==> v22: inputs <==
## auv_top
module auv_top #(
    parameter integer ADDR_WIDTH = 24,
    parameter integer ROM_SIZE = 16384,
    parameter [ADDR_WIDTH-1:0] RST_VECTOR = 'h0,
    localparam integer RomSizeWords = ROM_SIZE / 4,
    localparam integer RomWidth = $clog2(RomSizeWords)
) (
    input   logic                       clk, rst_n,
    output  logic   [RomWidth-1:0]      imem_adr,
    input   logic   [31:0]              imem_dat,
    output  logic   [ADDR_WIDTH-1:0]    wb_adr_o,
    input   logic   [15:0]              wb_dat_i,
    output  logic   [15:0]              wb_dat_o,
    output  logic   [ 1:0]              wb_sel_o,
    output  logic                       wb_we_o, wb_stb_o, wb_cyc_o,
    input   logic                       wb_ack_i, wb_stall_i
);
clock: 8.34 ns
lec_check: 0
cap_margin: 20
core_margin: 2
core_utilization: 40
slew_margin: 20
run.sh (not shown) runs the stock make flow with config.mk's settings and CLKGATE_MAP_FILE=.
==> v10: changes against v22 <==
- CORE_UTILIZATION: 40 -> 62
- SETUP_SLACK_MARGIN: unset -> 1.35
==> flow/constraint.sdc (replaced) <==
create_clock -name core_clock -period 9.54 [get_ports {clk}]
set_input_delay 1.9080 -clock core_clock [delete_from_list [all_inputs] [get_ports {clk}]]
set_output_delay 1.9080 -clock core_clock [all_outputs]
set_load 0.01 [all_outputs]
==> results_slide.txt <==
Physical Implementation Snapshot

Drt
  – Ant. Diodes: 12
  – DR WL met3: 30700 um
  – DRT met1 WL: 99400 um

Critical path
  – Crit path capture type: output pin
  – CP most frequent cell: nor2_1
  – CP required: roughly 6700 ps
  – CP arrival: ~6700 ps

Timing
  – Setup ws final: -41.9 ps
  – Layout Skew: between 20 and 30 ps
  – Final setup fails: 3
  – Pins over their slew limit: 1

Outcome
  – Failed Checks: max-slew violations, negative setup slack
  – Outcome: complete, but fails checks

Die
  – Row Count: roughly 130

CTS
  – Worst skew pair latency: between 600 and 700 ps

Pwr
  – Cell Int Power: slightly below 0.007 W

Cells and area
  – Fin area: between 0.05 and 0.06 mm2
  – Clkbuf count: ~90

GRT
  – Met3 usage in global routing: ~13%
the above is filed under v22

==> results_slide.txt <==
Implementation Results

Outcome
  – Failed at: global routing (5_1_grt)
  – Outcome: stopped before the end
  – Tool Error: [ERROR GRT-0232] Routing congestion too high. Check the congestion heatmap in the GUI.

GRT
  – GR Util met1: ~81%
  – Met3 usage in global routing: 65.5%
  – GRT Util Overall: 78.9%

Die
  – Die height: 282 um
  – Fp util: between 60 and 70%
  – Die area: ~0.079 mm2
  – Row Count: slightly above 100

Yosys
  – Synth flops: 693
  – Synth unique cells: between 100 and 150
  – Mux area share: between 8 and 9%
  – Seq share, synth: 43.3%
  – Cell Area, Synth: about 0.048 mm2
  – Yosys simple share: approximately 11%
  – Most frequent cell after synthesis: edfxtp_1

Place
  – Post-Place Setup Slack: between 600 and 700 ps

CTS
  – Clk sinks: between 600 and 700
the above is filed under v10



==> run a <==
auv_top again, from the RTL that the note above started with.
==> flow/config.mk <==
export PLATFORM = sky130hd
export DESIGN_NAME = auv_top
export DESIGN_NICKNAME = auv_top
export VERILOG_FILES = /design/flow/design.v
export SDC_FILE = /design/flow/constraint.sdc
export NUM_CORES = 4
export LEC_CHECK = 0
export CAP_MARGIN = 30
export CORE_MARGIN = 2
export CORE_UTILIZATION = 66
export GPL_TIMING_DRIVEN = 0
export HOLD_SLACK_MARGIN = 0.04
export MAX_ROUTING_LAYER = met4
export PLACE_DENSITY_LB_ADDON = 0.06
export SLEW_MARGIN = 25
export TNS_END_PERCENT = 60
==> flow/constraint.sdc <==
create_clock -name core_clock -period 8.26 [get_ports {clk}]
set_input_delay 1.6520 -clock core_clock [delete_from_list [all_inputs] [get_ports {clk}]]
set_output_delay 1.6520 -clock core_clock [all_outputs]
set_load 0.01 [all_outputs]
==> inputs of run b, as changes to run a <==
==> flow/config.mk (replaced) <==
export PLATFORM = sky130hd
export DESIGN_NAME = auv_top
export DESIGN_NICKNAME = auv_top
export VERILOG_FILES = /design/flow/design.v
export SDC_FILE = /design/flow/constraint.sdc
export NUM_CORES = 4
export LEC_CHECK = 0
export CAP_MARGIN = 20
export CORE_MARGIN = 2
export CORE_UTILIZATION = 40
export SLEW_MARGIN = 20
==> flow/constraint.sdc (replaced) <==
create_clock -name core_clock -period 11.6 [get_ports {clk}]
set_input_delay 2.3200 -clock core_clock [delete_from_list [all_inputs] [get_ports {clk}]]
set_output_delay 2.3200 -clock core_clock [all_outputs]
set_load 0.01 [all_outputs]
==> inputs of run c, as changes to run a <==
==> flow/config.mk (replaced) <==
export PLATFORM = sky130hd
export DESIGN_NAME = auv_top
export DESIGN_NICKNAME = auv_top
export VERILOG_FILES = /design/flow/design.v
export SDC_FILE = /design/flow/constraint.sdc
export NUM_CORES = 4
export LEC_CHECK = 0
export CAP_MARGIN = 20
export CORE_MARGIN = 2
export CORE_UTILIZATION = 50
export SLEW_MARGIN = 20
export TNS_END_PERCENT = 5
==> flow/constraint.sdc (replaced) <==
create_clock -name core_clock -period 6.5 [get_ports {clk}]
set_input_delay 1.3000 -clock core_clock [delete_from_list [all_inputs] [get_ports {clk}]]
set_output_delay 1.3000 -clock core_clock [all_outputs]
set_load 0.01 [all_outputs]
==> results.sh <==
# physical design summary
export IMPL_status="complete, but fails checks"
export IMPL_so_faults="negative setup slack"
export IMPL_cell_total_after_placement=6506
export IMPL_grt_met3_usage_pct=21.5
export IMPL_fp_util_pct=50.4
export IMPL_numPortBuffers=107
export IMPL_fp_dieH_um=313
export IMPL_post_cts_repair_setup_buffers=7
export IMPL_core_area_mm2=0.0949
export IMPL_worst_slack_ns=-0.532
export IMPL_detailed_place_area_mm2=0.0552
export IMPL_met2_usage_pct=81.2
export IMPL_floorplan_rows=113
export IMPL_finalSetupViolCount=28
export IMPL_groute_usage_overall_pct=54.9
export IMPL_chipWidth_um=313
export IMPL_chip_area_mm2=0.0981
export IMPL_detailed_place_hpwl_mm=199
export IMPL_grt_met1_usage_pct=60.3
export IMPL_gp_congestion=1.22
The numbers above come from run c.

==> results.sh <==
# physical design summary
export IMPL_detailed_place_hpwl_mm=189
export IMPL_fp_dieH_um=273
export IMPL_grt_met3_usage_pct=62.6
export IMPL_gp_congestion=1.37
export IMPL_outcome_stop_stage="global routing (5_1_grt)"
export IMPL_chipWidth_um=273
export IMPL_flow_first_error="[ERROR GRT-0116] Global routing finished with congestion. Check the congestion regions in the DRC Viewer."
export IMPL_floorplan_rows=98
export IMPL_groute_usage_overall_pct=81.8
export IMPL_grt_met1_usage_pct=82.8
export IMPL_chip_area_mm2=0.0746
export IMPL_cts_max_level=3
export IMPL_cts_repair_resizes=102
export IMPL_status="aborted with a tool error"
export IMPL_cell_total_after_placement=5861
export IMPL_detailed_place_area_mm2=0.0510
export IMPL_post_cts_repair_setup_buffers=21
export IMPL_numPortBuffers=102
The numbers above come from run a.

==> results.sh <==
# physical design summary
export IMPL_finalSetupViolCount=0
export IMPL_floorplan_rows=126
export IMPL_numPortBuffers=107
export IMPL_core_area_mm2=0.118
export IMPL_post_cts_repair_setup_buffers=0
export IMPL_status="no timing/DRC/antenna violations"
export IMPL_cell_total_after_placement=6228
export IMPL_grt_met1_usage_pct=49.5
export IMPL_detailed_place_hpwl_mm=187
export IMPL_fp_util_pct=40.4
export IMPL_gp_congestion=1.13
export IMPL_chip_area_mm2=0.122
export IMPL_detailed_place_area_mm2=0.0511
The numbers above come from run b.

Power and IR drop assume default switching activity.
